## signalProcess
module signalProcess(clk, rst, SCK, MOSI, MISO, SSEL);
input clk;
input rst;
input SCK, SSEL, MOSI;
output MISO;
wire [7:0] dataByte;
wire [7:0] sendByte;
reg [7:0] compressedX [63:0];
reg [6:0] inputCounter;
wire byte_received;
reg signalReceived;
wire byteSent;
integer i;
integer j;
assign sendByte = compressedX[j[5:0]];
signalReceive srA(.clk(clk), .rst(rst), .SCK(SCK), .MOSI(MOSI), .byteReceived(byte_received), .dataByte(dataByte), .SSEL(SSEL));
always @(posedge clk)
begin 
  if(rst)
  begin
    i <= 0;
    inputCounter <= 7'b0000000;
  end
  else if(~signalReceived)
  begin
    if(byte_received)
    begin
      i <= i+1;
      inputCounter <= inputCounter + 7'b0000001; 
    end
  end
end
always @(posedge clk)
begin 
  if(~rst && ~signalReceived && byte_received && i >= 0 && i < 64)
    compressedX[i[5:0]] <= dataByte;
end
always @(posedge clk)
begin
  if(rst)
    signalReceived <= 1'b0;
  else
    signalReceived <= (inputCounter == 7'b1000000);
end
sending sB(.clk(clk), .rst(rst), .SCK(SCK), .MISO(MISO), .SSEL(SSEL), .data(sendByte), .signalReceived(signalReceived), .byteSent(byteSent));
always @(posedge clk)
begin
  if(rst)
    j <= -1;
  else if(signalReceived)
  begin
    if(byteSent)
    begin
      j <= j+1;
    end 
  end
end
endmodule
Settings: LEC_CHECK=0, CAP_MARGIN=25, CELL_PAD_IN_SITES_GLOBAL_PLACEMENT=0, CORE_ASPECT_RATIO=1.3, CORE_MARGIN=2, CORE_UTILIZATION=72, CTS_CLUSTER_DIAMETER=89, CTS_CLUSTER_SIZE=17, GPL_ROUTABILITY_DRIVEN=1, GPL_TIMING_DRIVEN=1, MIN_ROUTING_LAYER=met1, PLACE_DENSITY=0.37, SETUP_SLACK_MARGIN=0.39, SLEW_MARGIN=40, TNS_END_PERCENT=60; clock period 2.52 ns.
run.sh (not shown) runs the stock make flow with config.mk's settings and CLKGATE_MAP_FILE=.
The baseline finished clean.
Rerun with:
Settings changed: CAP_MARGIN 25 to 20, CELL_PAD_IN_SITES_GLOBAL_PLACEMENT 0 to not set, CORE_ASPECT_RATIO 1.3 to not set, CTS_CLUSTER_DIAMETER 89 to 378, CTS_CLUSTER_SIZE 17 to 13, GPL_ROUTABILITY_DRIVEN 1 to not set, GPL_TIMING_DRIVEN 1 to not set, MIN_ROUTING_LAYER met1 to not set, PLACE_DENSITY 0.37 to not set, PLACE_DENSITY_LB_ADDON set to 0.15, SETUP_SLACK_MARGIN 0.39 to 0.35, SLEW_MARGIN 40 to 20, TNS_END_PERCENT 60 to not set.
What happened: Count of clock-buffer cells in the layout grows by 8. Worst setup slack improves by 0.10 ns. Total power came out higher by about 4.3%. Area after synthesis does not change. Clock power is higher by 11%. Cell area came out lower by 1.3%. Wire length goes down by about 5%.
Rerun with:
Settings changed: CTS_CLUSTER_DIAMETER 378 to not set, CTS_CLUSTER_SIZE 13 to not set, PLACE_DENSITY_LB_ADDON 0.15 to 0.0, SETUP_SLACK_MARGIN 0.35 to 0.71.
The new run ran to the end with violations: negative setup slack.
Clock skew barely changes.
Register-to-register slack is worse by 0.47 ns.
Design area goes up by 8.6%.
Routed wire length goes up by 34%.
Cell count goes up by 3.4%.
Setup slack is worse by 0.47 ns.
Clock power goes up by 33%.
Rerun with:
Settings changed: CTS_CLUSTER_DIAMETER set to 25, CTS_CLUSTER_SIZE set to 13, PLACE_DENSITY_LB_ADDON 0.0 to 0.25, SETUP_SLACK_MARGIN 0.71 to 0.35.
Outcome:
- Now the flow aborted during clock tree synthesis, error DPL-0033
- synthesized area stays the same
- synthesized cell count is unchanged
- die area is unchanged
Rerun with:
Settings changed: CAP_MARGIN 20 to 0, CTS_CLUSTER_DIAMETER 25 to 305, PLACE_DENSITY_LB_ADDON 0.25 to 0.15, SLEW_MARGIN 20 to 40.
Now the flow finished clean.
Die size does not change.
Area after synthesis does not change.
Synthesized cell count is unchanged.
Rerun with:
Settings changed: ABC_AREA set to 1, CAP_MARGIN 0 to 20, CTS_CLUSTER_DIAMETER 305 to 282, CTS_CLUSTER_SIZE 13 to 10, PLACE_DENSITY set to 0.35, PLACE_DENSITY_LB_ADDON 0.15 to not set, SETUP_SLACK_MARGIN 0.35 to 0.75, SLEW_MARGIN 40 to 20.
Outcome: Wire length went up by a quarter to a third. Synthesized area went up by a few percent. Final cell count went up by well over a third. Global-route usage went up by 6.0 points. Count of clock-buffer cells in the layout went up by 6. Non-clock buffer count went up by 33.


The RTL this note starts from:
==> flow/design.v <==
`timescale 1ns / 1ps
module signalReceive(clk, rst, SCK, MOSI, byteReceived, dataByte, SSEL);
input clk;
input rst;
input SCK, SSEL, MOSI;
output byteReceived;
output [7:0] dataByte;
reg [2:0] bitcnt;
reg byte_received;   
reg [7:0] byte_data_received;
assign byteReceived = byte_received;
assign dataByte = byte_data_received;
reg [2:0] SCKr;  
reg [2:0] SSELr;  
reg [1:0] MOSIr; 
always @(posedge clk) 
begin
  if (rst)
    SCKr <= 3'b000;
  else
    SCKr <= {SCKr[1:0], SCK};
end
wire SCK_risingedge = (SCKr[2:1]==2'b01);   
wire SCK_fallingedge = (SCKr[2:1]==2'b10);   
always @(posedge clk) 
begin
  if (rst)
    SSELr <= 3'b111;
  else
    SSELr <= {SSELr[1:0], SSEL};
end
wire SSEL_active = ~SSELr[1];   
wire SSEL_startmessage = (SSELr[2:1]==2'b10);   
wire SSEL_endmessage = (SSELr[2:1]==2'b01);   
always @(posedge clk) 
begin
  MOSIr <= {MOSIr[0], MOSI};
end
wire MOSI_data = MOSIr[1];
always @(posedge clk)
begin
  if(rst)
  begin
    bitcnt <= 3'b000;
  end
  else if(~SSEL_active)
  begin
    bitcnt <= 3'b000;
  end
  else
  begin
    if(SCK_risingedge)
    begin
      bitcnt <= bitcnt + 3'b001;
      byte_data_received <= {byte_data_received[6:0], MOSI_data};
    end
  end
end
always @(posedge clk)
begin    
  if (rst)
    byte_received <= 1'b0;
  else
    byte_received <= SSEL_active && SCK_risingedge && (bitcnt==3'b111);
end 
endmodule
module sending(clk, rst, SCK, MISO, SSEL, data, signalReceived, byteSent);
input clk;
input rst;
input SCK;
output MISO;
input SSEL;
input [7:0] data;
input signalReceived;
output byteSent;
reg byte_sent;
assign byteSent = byte_sent;
reg [7:0] byte_data_sent;
reg byte_sent_2clk;
reg [2:0] cnt;
reg [2:0] SCKr;  
always @(posedge clk) 
begin
 if (rst)
   SCKr <= 3'b000;
 else
   SCKr <= {SCKr[1:0], SCK};
end
wire SCK_risingedge = (SCKr[2:1]==2'b01);   
wire SCK_fallingedge = (SCKr[2:1]==2'b10);   
reg [2:0] SSELr;  
always @(posedge clk) 
begin
  if (rst)
    SSELr <= 3'b111;
  else
    SSELr <= {SSELr[1:0], SSEL};
end
wire SSEL_active = ~SSELr[1];   
wire SSEL_startmessage = (SSELr[2:1]==2'b10);   
wire SSEL_endmessage = (SSELr[2:1]==2'b01);   
always @(posedge clk) 
begin
  if(rst)
  begin
    cnt <= 3'b000;
    byte_data_sent <= 8'h00;
  end
  else if(signalReceived)
  begin
    if(~SSEL_active) 
    begin
      cnt<=3'b000;   
    end
    else
    begin
      if(byte_sent_2clk)
      begin
        byte_data_sent <= data;
      end
      if(SCK_risingedge)
      begin
        cnt <= cnt + 3'b001;
        byte_data_sent <= {byte_data_sent[6:0], 1'b0};
      end
    end
  end
end
always @(posedge clk)
begin
  if(rst)
  begin
    byte_sent_2clk <= 1'b0;
    byte_sent <= 1'b0;
  end
  else if(signalReceived)
  begin
    if (byte_sent_2clk)
    begin
      byte_sent_2clk <= 1'b0;
    end
    if (byte_sent)
    begin
      byte_sent_2clk <= 1'b1;
      byte_sent <= SSEL_active && SCK_risingedge && (cnt==3'b111);
    end
    else
    begin
      byte_sent <= SSEL_active && SCK_risingedge && (cnt==3'b111);
    end
  end
end
assign MISO = byte_data_sent[7];   
endmodule
`timescale 1ns / 1ps
module signalProcess(clk, rst, SCK, MOSI, MISO, SSEL);
input clk;
input rst;
input SCK, SSEL, MOSI;
output MISO;
wire [7:0] dataByte;
wire [7:0] sendByte;
reg [7:0] compressedX [63:0];
reg [6:0] inputCounter;
wire byte_received;
reg signalReceived;
wire byteSent;
integer i;
integer j;
assign sendByte = compressedX[j[5:0]];
signalReceive srA(.clk(clk), .rst(rst), .SCK(SCK), .MOSI(MOSI), .byteReceived(byte_received), .dataByte(dataByte), .SSEL(SSEL));
always @(posedge clk)
begin 
  if(rst)
  begin
    i <= 0;
    inputCounter <= 7'b0000000;
  end
  else if(~signalReceived)
  begin
    if(byte_received)
    begin
      i <= i+1;
      inputCounter <= inputCounter + 7'b0000001; 
    end
  end
end
always @(posedge clk)
begin 
  if(~rst && ~signalReceived && byte_received && i >= 0 && i < 64)
    compressedX[i[5:0]] <= dataByte;
end
always @(posedge clk)
begin
  if(rst)
    signalReceived <= 1'b0;
  else
    signalReceived <= (inputCounter == 7'b1000000);
end
sending sB(.clk(clk), .rst(rst), .SCK(SCK), .MISO(MISO), .SSEL(SSEL), .data(sendByte), .signalReceived(signalReceived), .byteSent(byteSent));
always @(posedge clk)
begin
  if(rst)
    j <= -1;
  else if(signalReceived)
  begin
    if(byteSent)
    begin
      j <= j+1;
    end 
  end
end
endmodule
clock: 2.52 ns
lec_check: 0
cap_margin: 25
cell_pad_in_sites_global_placement: 0
core_margin: 2
core_utilization: 72
cts_cluster_diameter: 89
cts_cluster_size: 17
gpl_routability_driven: 1
gpl_timing_driven: 1
min_routing_layer: met1
place_density: 0.37
setup_slack_margin: 0.39
slew_margin: 40
tns_end_percent: 60
Next try:
Settings changed: CORE_ASPECT_RATIO set to 0.91, CTS_CLUSTER_DIAMETER 89 to 25, CTS_CLUSTER_SIZE 17 to 46, PLACE_DENSITY 0.37 to unset, PLACE_DENSITY_LB_ADDON set to 0.0, SETUP_SLACK_MARGIN 0.39 to 0.72, SLEW_MARGIN 40 to 20, TNS_END_PERCENT 60 to unset.
Effect: The new run ended with an error in clock tree synthesis (4_1_cts); synthesized area stays the same; die size barely changes; synthesized cell count is unchanged.
Next try:
Settings changed: CAP_MARGIN 25 to 20, CELL_PAD_IN_SITES_GLOBAL_PLACEMENT 0 to unset, CORE_ASPECT_RATIO 0.91 to unset, CORE_UTILIZATION 72 to 71, CTS_CLUSTER_DIAMETER 25 to unset, CTS_CLUSTER_SIZE 46 to 13, GPL_ROUTABILITY_DRIVEN 1 to unset, GPL_TIMING_DRIVEN 1 to unset, MIN_ROUTING_LAYER met1 to unset, PLACE_DENSITY_LB_ADDON 0.0 to unset, SETUP_SLACK_MARGIN 0.72 to 0.35.
Now the flow went through all stages and came out clean.
Synthesized area is unchanged.
Die area goes up by 1.4%.
Synthesized cell count does not change.
Next try:
Settings changed: CORE_UTILIZATION 71 to 72, CTS_CLUSTER_DIAMETER set to 364, PLACE_DENSITY_LB_ADDON set to 0.15.
What happened: Final area hardly moves; sequential share of layout area barely changes; worst hold slack is better by 0.024 ns; clock skew is lower by 0.011 ns; register-to-register slack is worse by 0.03 ns; power is lower by 2.0%.
Next try:
Settings changed: CAP_MARGIN 20 to 10, CTS_CLUSTER_DIAMETER 364 to unset, CTS_CLUSTER_SIZE 13 to 48, PLACE_DENSITY_LB_ADDON 0.15 to 0.0, SETUP_SLACK_MARGIN 0.35 to 0.71.
=>
- With this change the flow finished but failed the layout checks on setup timing
- cell area came out higher by a little under a tenth
- wire length increases by a quarter to a third
- sequential power is about the same
- worst hold slack got worse by 0.022 ns
- total power rises by roughly a tenth
- cell count rose by a few percent
- synthesized cell count stays the same
- worst setup slack got worse by 0.47 ns
Power figures rest on the tool's default switching activity, not on a simulated workload.
